==> inputs of v33 <==
Design uart_top, start of the top module:
module uart_top #(
    parameter   OPERAND_WIDTH = 512,
    parameter   ADDER_WIDTH   = 128,
    parameter   NBYTES        = OPERAND_WIDTH / 8,  
    parameter   CLK_FREQ      = 125_000_000,
    parameter   BAUD_RATE     = 7_812_500    
  )  
  (
    input   wire   iClk, iRst,
    input   wire   iRx,
    output  wire   oTx
  );
clock: 5.09 ns
lec_check: 0
abc_area: 1
cap_margin: 5
core_margin: 2
core_utilization: 31
cts_cluster_diameter: 347
gpl_routability_driven: 0
gpl_timing_driven: 0
min_routing_layer: met2
place_density: 0.83
setup_slack_margin: 0.38
slew_margin: 20
run.sh (not shown) runs the stock make flow with config.mk's settings and CLKGATE_MAP_FILE=.
==> inputs of v12, as changes to v33 <==
==> flow/config.mk (replaced) <==
export PLATFORM = sky130hd
export DESIGN_NAME = uart_top
export DESIGN_NICKNAME = uart_top
export VERILOG_FILES = /design/flow/design.v
export SDC_FILE = /design/flow/constraint.sdc
export NUM_CORES = 4
export LEC_CHECK = 0
export CAP_MARGIN = 20
export CORE_MARGIN = 2
export CORE_UTILIZATION = 40
export SLEW_MARGIN = 20
==> flow/constraint.sdc (replaced) <==
create_clock -name core_clock -period 4.2 [get_ports {iClk}]
set_input_delay 0.8400 -clock core_clock [delete_from_list [all_inputs] [get_ports {iClk}]]
set_output_delay 0.8400 -clock core_clock [all_outputs]
set_load 0.01 [all_outputs]
==> inputs of v4, as changes to v33 <==
==> flow/config.mk (replaced) <==
export PLATFORM = sky130hd
export DESIGN_NAME = uart_top
export DESIGN_NICKNAME = uart_top
export VERILOG_FILES = /design/flow/design.v
export SDC_FILE = /design/flow/constraint.sdc
export NUM_CORES = 4
export LEC_CHECK = 0
export CAP_MARGIN = 10
export CORE_MARGIN = 2
export CORE_UTILIZATION = 70
export CTS_CLUSTER_DIAMETER = 28
export CTS_CLUSTER_SIZE = 36
export SETUP_SLACK_MARGIN = 0.89
export SLEW_MARGIN = 20
==> flow/constraint.sdc (replaced) <==
create_clock -name core_clock -period 3.55 [get_ports {iClk}]
set_input_delay 0.7100 -clock core_clock [delete_from_list [all_inputs] [get_ports {iClk}]]
set_output_delay 0.7100 -clock core_clock [all_outputs]
set_load 0.01 [all_outputs]
==> inputs of v25, as changes to v33 <==
==> flow/config.mk (replaced) <==
export PLATFORM = sky130hd
export DESIGN_NAME = uart_top
export DESIGN_NICKNAME = uart_top
export VERILOG_FILES = /design/flow/design.v
export SDC_FILE = /design/flow/constraint.sdc
export NUM_CORES = 4
export LEC_CHECK = 0
export CAP_MARGIN = 20
export CORE_MARGIN = 2
export CORE_UTILIZATION = 66
export SLEW_MARGIN = 20
==> flow/constraint.sdc (replaced) <==
create_clock -name core_clock -period 6.94 [get_ports {iClk}]
set_input_delay 1.3880 -clock core_clock [delete_from_list [all_inputs] [get_ports {iClk}]]
set_output_delay 1.3880 -clock core_clock [all_outputs]
set_load 0.01 [all_outputs]
==> notes <==
- v4 finished but fails on negative setup slack. v25 completed with no timing, DRC or antenna violations. v12 completed with no timing, DRC or antenna violations. v33 died in 5_1_grt on GRT-0232.
- In v4 the non-clock buffer count is higher than in v25, by 380.
- In v12 the sequential power is higher than in v25, by 65%.
- Combinational power: v25 is smaller than v12 (about 43%).
- The highest clock power belongs to v4, the lowest to v25.
- Between v25 and v4, the lower total power is in v25 (gap about 60%, measured against v4).
- Against v12, the synthesized cell count of v33 is larger by 7.9%.
- Worst hold slack: v25 > v12 > v4.
- Die size: v4 < v25 < v12 < v33.
- Via count: v4 is higher than v25 (about 10%).
==> figures <==
	v33	v4	v25	v12
Outcome	aborted with a tool error	failed layout checks	timing/DRC/antenna clean	timing/DRC/antenna clean
Failing step	5_1_grt	-	-	-
Violated checks	-	negative setup slack	-	-
Worst setup path endpoint	-	MP_ADDER_INST.regResult[500]	MP_ADDER_INST.regResult[501]	MP_ADDER_INST.regResult[493]
Number of flip-flops and latches	-	3162	3162	3162
Netlist Area Pre-Place	117000 um2	119000 um2	119000 um2	119000 um2
Clock period minus worst slack	-	3.70 ns	4.28 ns	3.93 ns
Max Clock Skew	-	0.0639 ns	0.0497 ns	0.0591 ns
Synth top area share	54.0%	53.3%	53.3%	53.3%
Pre-CTS WS	-1.07 ns	-0.174 ns	2.76 ns	0.167 ns
Standard cell with the maximum stage delay on the critical path	-	sky130_fd_sc_hd__fa_2	sky130_fd_sc_hd__nor4_1	sky130_fd_sc_hd__a211oi_2
Sequential share of cell area	-	43.8%	48.8%	47.4%
Final area over synthesized area	-	1.220x	1.092x	1.125x
Max-Cap Viols	-	0	0	0
Headroom to the max-slew limit	-	19.3%	19.1%	19.7%
Post-detail-place hpwl	256000 um	218000 um	206000 um	210000 um
Count of non-filler cells in the finished layout	-	16.1k	15.4k	17.2k
Number of instances in the synthesized netlist	14.4k	13.4k	13.4k	13.4k
Pre-Place Util	31.2%	70.3%	66.5%	40.1%
Static leakage	-	0.0512 uW	0.0440 uW	0.0451 uW
Via count normalized by instance count	-	6.01	5.70	4.97

* * *

==> job 3929: inputs <==
uart_top again, from the RTL that the note above started with.
Design uart_top, start of the top module:
module uart_top #(
    parameter   OPERAND_WIDTH = 512,
    parameter   ADDER_WIDTH   = 128,
    parameter   NBYTES        = OPERAND_WIDTH / 8,  
    parameter   CLK_FREQ      = 125_000_000,
    parameter   BAUD_RATE     = 7_812_500    
  )  
  (
    input   wire   iClk, iRst,
    input   wire   iRx,
    output  wire   oTx
  );
clock: 6.69 ns
lec_check: 0
abc_area: 0
cap_margin: 20
cell_pad_in_sites_detail_placement: 0
cell_pad_in_sites_global_placement: 2
core_margin: 9
core_utilization: 29
gpl_routability_driven: 0
gpl_timing_driven: 0
min_routing_layer: met1
place_density_lb_addon: 0.1
slew_margin: 5
==> inputs of job 1373, as changes to job 3929 <==
==> flow/config.mk (replaced) <==
export PLATFORM = sky130hd
export DESIGN_NAME = uart_top
export DESIGN_NICKNAME = uart_top
export VERILOG_FILES = /design/flow/design.v
export SDC_FILE = /design/flow/constraint.sdc
export NUM_CORES = 4
export LEC_CHECK = 0
export CAP_MARGIN = 20
export CORE_MARGIN = 2
export CORE_UTILIZATION = 58
export SLEW_MARGIN = 20
==> flow/constraint.sdc (replaced) <==
create_clock -name core_clock -period 6.94 [get_ports {iClk}]
set_input_delay 1.3880 -clock core_clock [delete_from_list [all_inputs] [get_ports {iClk}]]
set_output_delay 1.3880 -clock core_clock [all_outputs]
set_load 0.01 [all_outputs]
==> results <==
In job 1373 the sequential share of layout area is higher than in job 3929, by 3.1 points. Between job 3929 and job 1373, the lower worst setup slack is in job 3929 (gap 310 ps). Of job 3929 and job 1373, job 3929 has the higher final area (gap about 7%, measured against job 1373). Between job 3929 and job 1373, the lower die area is in job 1373 (gap 110%, measured against job 1373). In critical path depth, job 1373 and job 3929 do not differ. In job 1373 the maximum frequency is larger than in job 3929, by about 1.3%. Job 3929 finished clean. Job 1373 completed without violations. Of job 3929 and job 1373, job 3929 has the higher non-clock buffer count (gap 941). Between job 3929 and job 1373, the lower clock skew is in job 1373 (gap 17 ps). Clock-buffer cell count: job 1373 is lower than job 3929 (53).
==> figures <==
Outcome: job 3929 timing/DRC/antenna clean; job 1373 timing/DRC/antenna clean
Power share of the sequential group: job 3929 46.4%; job 1373 50.1%
Relative contribution of the clock network to total power: job 3929 50.7%; job 1373 47.2%
Maximum clock skew at final layout: job 3929 74.8 ps; job 1373 57.4 ps
Global routing usage on met2: job 3929 32.9%; job 1373 49.5%
Number of nets in the layout: job 3929 14096; job 1373 13119
Max-slew headroom at the worst pin: job 3929 5.79%; job 1373 13.1%
First DRT Iteration DRCs: job 3929 4912; job 1373 7578
CP required: job 3929 7540 ps; job 1373 7710 ps
Worst setup slack after placement: job 3929 1410 ps; job 1373 2400 ps
Reg area: job 3929 63300 µm²; job 1373 63300 µm²
Fraction of area in non-clock buffers: job 3929 3.27%; job 1373 0.913%
Initial Utilization: job 3929 29.2%; job 1373 58.2%
Highest-power group: job 3929 clock; job 1373 sequential cells
Pwr dens: job 3929 298 nW/µm²; job 1373 284 nW/µm²
Final cell utilization of the core: job 3929 34.2%; job 1373 63.9%
Number of cells in the design after placement: job 3929 18862; job 1373 15183
Antenna diodes: job 3929 100; job 1373 14
Count of buffering cells on the critical path with inverters included: job 3929 0; job 1373 2
Post-DP HPWL: job 3929 347 mm; job 1373 215 mm

* * *

==> inputs of run a <==
uart_top again, from the RTL that the note above started with.
// uart_top
module uart_top #(
    parameter   OPERAND_WIDTH = 512,
    parameter   ADDER_WIDTH   = 128,
    parameter   NBYTES        = OPERAND_WIDTH / 8,  
    parameter   CLK_FREQ      = 125_000_000,
    parameter   BAUD_RATE     = 7_812_500    
  )  
  (
    input   wire   iClk, iRst,
    input   wire   iRx,
    output  wire   oTx
  );
Settings: LEC_CHECK=0, ABC_AREA=0, CAP_MARGIN=20, CELL_PAD_IN_SITES_DETAIL_PLACEMENT=0, CORE_ASPECT_RATIO=1.47, CORE_MARGIN=2, CORE_UTILIZATION=72, CTS_CLUSTER_SIZE=15, HOLD_SLACK_MARGIN=0.18, MAX_ROUTING_LAYER=met4, MIN_ROUTING_LAYER=met1, PLACE_DENSITY_LB_ADDON=0.11, SETUP_SLACK_MARGIN=-0.28, SLEW_MARGIN=20, TNS_END_PERCENT=50; clock period 2.85 ns.
==> run b: changes against run a <==
- ABC_AREA: 0 -> not set
- CAP_MARGIN: 20 -> 15
- CELL_PAD_IN_SITES_DETAIL_PLACEMENT: 0 -> not set
- CORE_ASPECT_RATIO: 1.47 -> not set
- CTS_CLUSTER_DIAMETER: not set -> 29
- CTS_CLUSTER_SIZE: 15 -> not set
- HOLD_SLACK_MARGIN: 0.18 -> not set
- MAX_ROUTING_LAYER: met4 -> not set
- MIN_ROUTING_LAYER: met1 -> not set
- PLACE_DENSITY_LB_ADDON: 0.11 -> not set
- SETUP_SLACK_MARGIN: -0.28 -> 0.78
- TNS_END_PERCENT: 50 -> not set
==> flow/constraint.sdc (replaced) <==
create_clock -name core_clock -period 3.0 [get_ports {iClk}]
set_input_delay 0.6000 -clock core_clock [delete_from_list [all_inputs] [get_ports {iClk}]]
set_output_delay 0.6000 -clock core_clock [all_outputs]
set_load 0.01 [all_outputs]
==> run c: changes against run a <==
- ABC_AREA: 0 -> not set
- CELL_PAD_IN_SITES_DETAIL_PLACEMENT: 0 -> not set
- CORE_ASPECT_RATIO: 1.47 -> not set
- CORE_UTILIZATION: 72 -> 68
- CTS_CLUSTER_SIZE: 15 -> not set
- HOLD_SLACK_MARGIN: 0.18 -> not set
- MAX_ROUTING_LAYER: met4 -> not set
- MIN_ROUTING_LAYER: met1 -> not set
- PLACE_DENSITY_LB_ADDON: 0.11 -> not set
- SETUP_SLACK_MARGIN: -0.28 -> 1.14
- TNS_END_PERCENT: 50 -> not set
==> flow/constraint.sdc (replaced) <==
create_clock -name core_clock -period 4.02 [get_ports {iClk}]
set_input_delay 0.8040 -clock core_clock [delete_from_list [all_inputs] [get_ports {iClk}]]
set_output_delay 0.8040 -clock core_clock [all_outputs]
set_load 0.01 [all_outputs]
==> results <==
- The highest via count belongs to run b, the lowest to run c.
- Clock skew, highest first: run b, run c, run a.
- Between run b and run a, the lower power is in run a (gap 30%, measured against run a).
- Against run a, the die area of run c is larger by 5.8%.
- In synthesized cell count, run a and run c do not differ.
- Sequential power: run c < run b < run a.
- Fmax: run c < run b < run a.
- Of run b and run c, run b has the higher non-clock buffer count (gap 491).
- Run b ran to the end with violations: max-capacitance violations, max-slew violations, negative setup slack. Run c finished clean. Run a reached the layout checks and failed them: negative setup slack.
- Combinational power: run b > run a > run c.
Power and IR drop assume default switching activity.
